== P ==
Design FIR, start of the top module:
module FIR #
(
    parameter inbit = 11,		 
    parameter outbit = 23,		
    parameter n=32
)
(
    input rst,
    input clk,
    input wire signed [inbit-1:0] infix,
    output reg signed [outbit-1:0] outfix
);
reg signed [outbit-1:0] mul [0:31];
reg signed [outbit-1:0] add [0:30];
integer  i;
wire signed [outbit-1:0] sh1,sh2,sh3,sh5;
wire signed [outbit-1:0] w0,w1,w2,w3,w4,w5,w6,w7,w8,w9,w10,w11,w12,w13,w14;  
assign sh1 = infix<<1;
assign sh2 = infix<<2;
assign sh3 = infix<<3;
assign sh5 = infix<<5;
assign w0 = infix; 
assign w1 = sh1; 
assign w2 = -infix; 
assign w3 = -sh1-infix;	 
assign w4 = sh2;  
assign w5 = sh1+infix;  
assign w6 = -sh2-infix;	 
assign w7 = -sh2-sh1;	 
assign w8 =sh2+infix;	 
assign w9 = sh3+sh2;	 
assign w10 = -sh1;		 
assign w11 = -(infix<<4) - (sh2 + sh1);	 
assign w12 = -sh3-infix;			 
assign w13 = (sh5)+(sh3+sh2)+(sh1+infix);		 
assign w14 = (infix<<6)+(sh5+sh2)+(sh1+infix);		 
always @(posedge clk) begin
    if (rst) begin
		outfix <= 0;
    end else begin 
		outfix <= mul[0] +add[0];
	end
end
always @(posedge clk) begin
    if (rst) begin
        for(i=0;i<32;i=i+1)
			mul[i] <= 0;
    end else begin 
        mul[0] <= w0;
        mul[1] <= w1;
		mul[2] <= w2;
		mul[3] <= w3;
		mul[4] <=0;
		mul[5] <= w4;
		mul[6] <= w5;
		mul[7] <= w6;
		mul[8] <= w7;
		mul[9] <= w8;
		mul[10] <= w9;
		mul[11] <= w10;
		mul[12] <= w11;
		mul[13] <= w12;
		mul[14] <= w13;
		mul[15] <= w14;
		mul[16] <= w14;
		mul[17] <= w13;
		mul[18] <= w12;
		mul[19] <= w11;
		mul[20] <= w10;
		mul[21] <= w9;
		mul[22] <= w8;
		mul[23] <= w7;
		mul[24] <= w6;
		mul[25] <= w5;
		mul[26] <= w4;
		mul[27] <= 0;
		mul[28] <= w3;
		mul[29] <= w2;
		mul[30] <= w1;
		mul[31] <= w0;
    end
end
always @(posedge clk) begin
  ...
For scale: about 6300 cells after synthesis, about 36 I/O pins, roughly 55000 sq um of cells after synthesis.
make LEC_CHECK=0 CAP_MARGIN=20 CORE_MARGIN=2 CORE_UTILIZATION=64 SLEW_MARGIN=20 finish   # period 4.77 ns
run.sh (not shown) runs the stock make flow with config.mk's settings and CLKGATE_MAP_FILE=.
Input changes introduced in Q (baseline for comparison: P):
Settings: CORE_UTILIZATION now 40, was 64; the clock period (ns, I/O delays scaled along) now 4.2, was 4.77.
- The setup slack of Q is larger than that of P.
- Uppermost layer routed: met4 -> Q, met5 -> P
- Number of global-route vias before repair essentially unchanged between P and Q.
- Yosys-reported design area after synthesis: P vs Q identical
- Q against P; count of clock-buffer cells in the layout is up by more than 10%.
- Against P, Q comes in 1.2 points lower on sequential fraction of design power.

---

FIR again, from the RTL that the note above started with.
clock: 4.2 ns
lec_check: 0
abc_area: 1
cap_margin: 20
cell_pad_in_sites_global_placement: 0
core_aspect_ratio: 1.85
core_margin: 2
core_utilization: 41
slew_margin: 20
Next try:
==> flow/config.mk (replaced) <==
export PLATFORM = sky130hd
export DESIGN_NAME = FIR
export DESIGN_NICKNAME = FIR
export VERILOG_FILES = /design/flow/design.v
export SDC_FILE = /design/flow/constraint.sdc
export NUM_CORES = 4
export LEC_CHECK = 0
export ABC_AREA = 1
export CAP_MARGIN = 0
export CELL_PAD_IN_SITES_GLOBAL_PLACEMENT = 2
export CORE_ASPECT_RATIO = 0.59
export CORE_MARGIN = 2
export CORE_UTILIZATION = 41
export CTS_CLUSTER_DIAMETER = 348
export HOLD_SLACK_MARGIN = -0.01
export MIN_ROUTING_LAYER = met2
export PLACE_DENSITY_LB_ADDON = 0.21
export SLEW_MARGIN = 5
Outcome:
- Now the flow did not get past global routing (5_1_grt) with GRT-0116
- die area hardly moves
- area after synthesis does not change
- synthesized cell count is unchanged
Next try:
==> flow/config.mk (replaced) <==
export PLATFORM = sky130hd
export DESIGN_NAME = FIR
export DESIGN_NICKNAME = FIR
export VERILOG_FILES = /design/flow/design.v
export SDC_FILE = /design/flow/constraint.sdc
export NUM_CORES = 4
export LEC_CHECK = 0
export ABC_AREA = 1
export CAP_MARGIN = 20
export CORE_MARGIN = 2
export CORE_UTILIZATION = 70
export CTS_CLUSTER_DIAMETER = 358
export SETUP_SLACK_MARGIN = 0.27
export SLEW_MARGIN = 20
==> flow/constraint.sdc (replaced) <==
create_clock -name core_clock -period 3.5 [get_ports {clk}]
set_input_delay 0.7000 -clock core_clock [delete_from_list [all_inputs] [get_ports {clk}]]
set_output_delay 0.7000 -clock core_clock [all_outputs]
set_load 0.01 [all_outputs]
This time the run ran to the end with no violations. Synthesized area does not change. Synthesized cell count stays the same. Die area is lower by 41%.
Next try:
==> flow/config.mk (replaced) <==
export PLATFORM = sky130hd
export DESIGN_NAME = FIR
export DESIGN_NICKNAME = FIR
export VERILOG_FILES = /design/flow/design.v
export SDC_FILE = /design/flow/constraint.sdc
export NUM_CORES = 4
export LEC_CHECK = 0
export CAP_MARGIN = 20
export CORE_MARGIN = 2
export CORE_UTILIZATION = 15
export SLEW_MARGIN = 20
==> flow/constraint.sdc (replaced) <==
create_clock -name core_clock -period 6.45 [get_ports {clk}]
set_input_delay 1.2900 -clock core_clock [delete_from_list [all_inputs] [get_ports {clk}]]
set_output_delay 1.2900 -clock core_clock [all_outputs]
set_load 0.01 [all_outputs]
The new run finished with timing, DRC and antenna clean.
Sequential share of layout area grows by 3.0 points.
Setup slack gains 0.72 ns.
Power shrinks by 50%.
Design area shrinks by 11%.
Combinational power shrinks by 55%.
Via count shrinks by 37%.
Synthesized area shrinks by 15%.
Die size grows to 3.9 times its value.
Non-clock buffer count shrinks by 282.
Clock skew grows by 0.0093 ns.
Cell count shrinks by 0.79%.

---

Setup of juniper:
FIR again, from the RTL that the note above started with.
clock: 3.5 ns
lec_check: 0
cap_margin: 20
core_margin: 2
core_utilization: 68
cts_cluster_diameter: 358
slew_margin: 20
| juniper | all stages done | FAIL | setup timing |
## Diff of input files: amber against juniper
- a change of SLEW_MARGIN from 20 to 30
- an added ABC_AREA of 0
- an added CELL_PAD_IN_SITES_GLOBAL_PLACEMENT of 1
- a change of CORE_UTILIZATION from 68 to 40
- a change of CTS_CLUSTER_DIAMETER from 358 to 68
- an added CORE_ASPECT_RATIO of 1.23
- an added SETUP_SLACK_MARGIN of 0.82
- a change of the clock period (ns, I/O delays scaled along) from 3.5 to 5.06
## What came out
amber completed end to end with timing, DRC and antenna clean. Against juniper, amber reports a total length of routed met3 wires that is lower. Going from juniper to amber, combinational cell fraction of total power decreased 3.3 points, count of buffers not belonging to the clock network in the layout decreased 249, buffer and inverter count on the worst path increased 3, routed wire length increased about 10%. Between amber and juniper, detail-routed via count per cell is lower for amber, juniper comes in above that. Lower floorplan-stage core utilization was reported by amber, not juniper.
Input changes introduced in pepper (baseline for comparison: amber):
- removing CELL_PAD_IN_SITES_GLOBAL_PLACEMENT (formerly 1)
- removing CORE_ASPECT_RATIO (formerly 1.23)
- changing CAP_MARGIN from 20 to 15
- changing SETUP_SLACK_MARGIN from 0.82 to -0.11
- setting CTS_CLUSTER_SIZE to 74 for the first time
- changing CORE_UTILIZATION from 40 to 72
- changing SLEW_MARGIN from 30 to 20
- setting HOLD_SLACK_MARGIN to 0.27 for the first time
- changing ABC_AREA from 0 to 1
- changing CTS_CLUSTER_DIAMETER from 68 to 47
- changing the clock period (ns, I/O delays scaled along) from 5.06 to 2.3
Results
pepper never completed, since it errored out during global routing (5_1_grt). In the flow results for pepper and amber, the number of buffers created by CTS is smaller on pepper. In pepper relative to amber, weighted congestion reported at the end of routability-driven placement had gone up by more than a quarter. Estimated wirelength of the detail-placed design of pepper exceeds that of amber by more than a quarter. Taking amber as the reference, in pepper number of standard-cell rows in the floorplan down about 27%, height of the die now smaller, placed instance area climbed 15000 um2. Re worst slack at placement: amber was higher than pepper. In the metrics for pepper and amber, the one carrying the higher area figure in the yosys stat output is pepper. Min area fraction in mux cells across pepper and amber: pepper. pepper gives more mapped cell area than amber did.
Changes in harbor relative to pepper:
- removing ABC_AREA (formerly 1)
- removing CTS_CLUSTER_DIAMETER (formerly 47)
- removing SETUP_SLACK_MARGIN (formerly -0.11)
- changing CORE_UTILIZATION from 72 to 40
- removing HOLD_SLACK_MARGIN (formerly 0.27)
- changing CAP_MARGIN from 15 to 20
- removing CTS_CLUSTER_SIZE (formerly 74)
- changing the clock period (ns, I/O delays scaled along) from 2.3 to 4.13
## What came out
Changes observed in harbor relative to pepper: number of nets at floorplan -32%, die area increased by 53% relative to the old numbers, tally of unique sky130hd cells used after synthesis grew by about 60%, chip area in the Yosys report now smaller. harbor finished all stages; layout check result: FAIL, due to setup timing. FAIL pepper @ global routing (5_1_grt): tool exited with error.

---

Starting RTL as in the previous note.
Settings: LEC_CHECK=0, ABC_AREA=1, CAP_MARGIN=15, CORE_MARGIN=2, CORE_UTILIZATION=72, SETUP_SLACK_MARGIN=0.2, SLEW_MARGIN=20; clock period 3.44 ns.
The starting point completed without violations.
==> next run, changes <==
Settings changed: CTS_CLUSTER_DIAMETER set to 395, CTS_CLUSTER_SIZE set to 74, HOLD_SLACK_MARGIN set to 0.27, SETUP_SLACK_MARGIN 0.2 to -0.02.
Clock period 3.44 ns to 2.3 ns, I/O delays scaled along.
Now the flow never finished: it broke off in global routing (5_1_grt).
Synthesized area is unchanged.
Die size does not change.
Synthesized cell count is unchanged.

---

== trial 1 ==
FIR again, from the RTL that the note above started with.
Settings: LEC_CHECK=0, ABC_AREA=0, CAP_MARGIN=30, CELL_PAD_IN_SITES_DETAIL_PLACEMENT=2, CELL_PAD_IN_SITES_GLOBAL_PLACEMENT=2, CORE_MARGIN=7, CORE_UTILIZATION=72, CTS_CLUSTER_DIAMETER=101, CTS_CLUSTER_SIZE=37, GPL_TIMING_DRIVEN=0, MAX_ROUTING_LAYER=met4, PLACE_DENSITY=0.38, SETUP_SLACK_MARGIN=0.65, SLEW_MARGIN=5; clock period 2.98 ns.
Trial 1 got as far as global placement without I/O, where a tool error ended the run.
## Diff of input files: trial 12 against trial 1
==> flow/config.mk <==
export PLATFORM = sky130hd
export DESIGN_NAME = FIR
export DESIGN_NICKNAME = FIR
export VERILOG_FILES = /design/flow/design.v
export SDC_FILE = /design/flow/constraint.sdc
export NUM_CORES = 4
export LEC_CHECK = 0
export ABC_AREA = 1
export CAP_MARGIN = 0
export CORE_MARGIN = 2
export CORE_UTILIZATION = 70
export CTS_CLUSTER_SIZE = 36
export SETUP_SLACK_MARGIN = 0.53
export SLEW_MARGIN = 20
==> flow/constraint.sdc <==
create_clock -name core_clock -period 3.23 [get_ports {clk}]
set_input_delay 0.6460 -clock core_clock [delete_from_list [all_inputs] [get_ports {clk}]]
set_output_delay 0.6460 -clock core_clock [all_outputs]
set_load 0.01 [all_outputs]
Notes after the runs:
Xor and xnor area share after synthesis: trial 1 and trial 12 compared, higher one is trial 1. NOTE: total cell area reported by yosys after synthesis in trial 12 exceeds that of trial 1. Although it ran to completion, trial 12 produced a layout that fails the final checks because of setup timing. Re post-synthesis compound-gate area fraction: trial 1 and trial 12 aren't equal, and the lower value belongs to trial 1. Trial 12 against trial 1; site row count is up by a little under 10%.
No activity file was given, so power comes from the tool's default toggle rates.
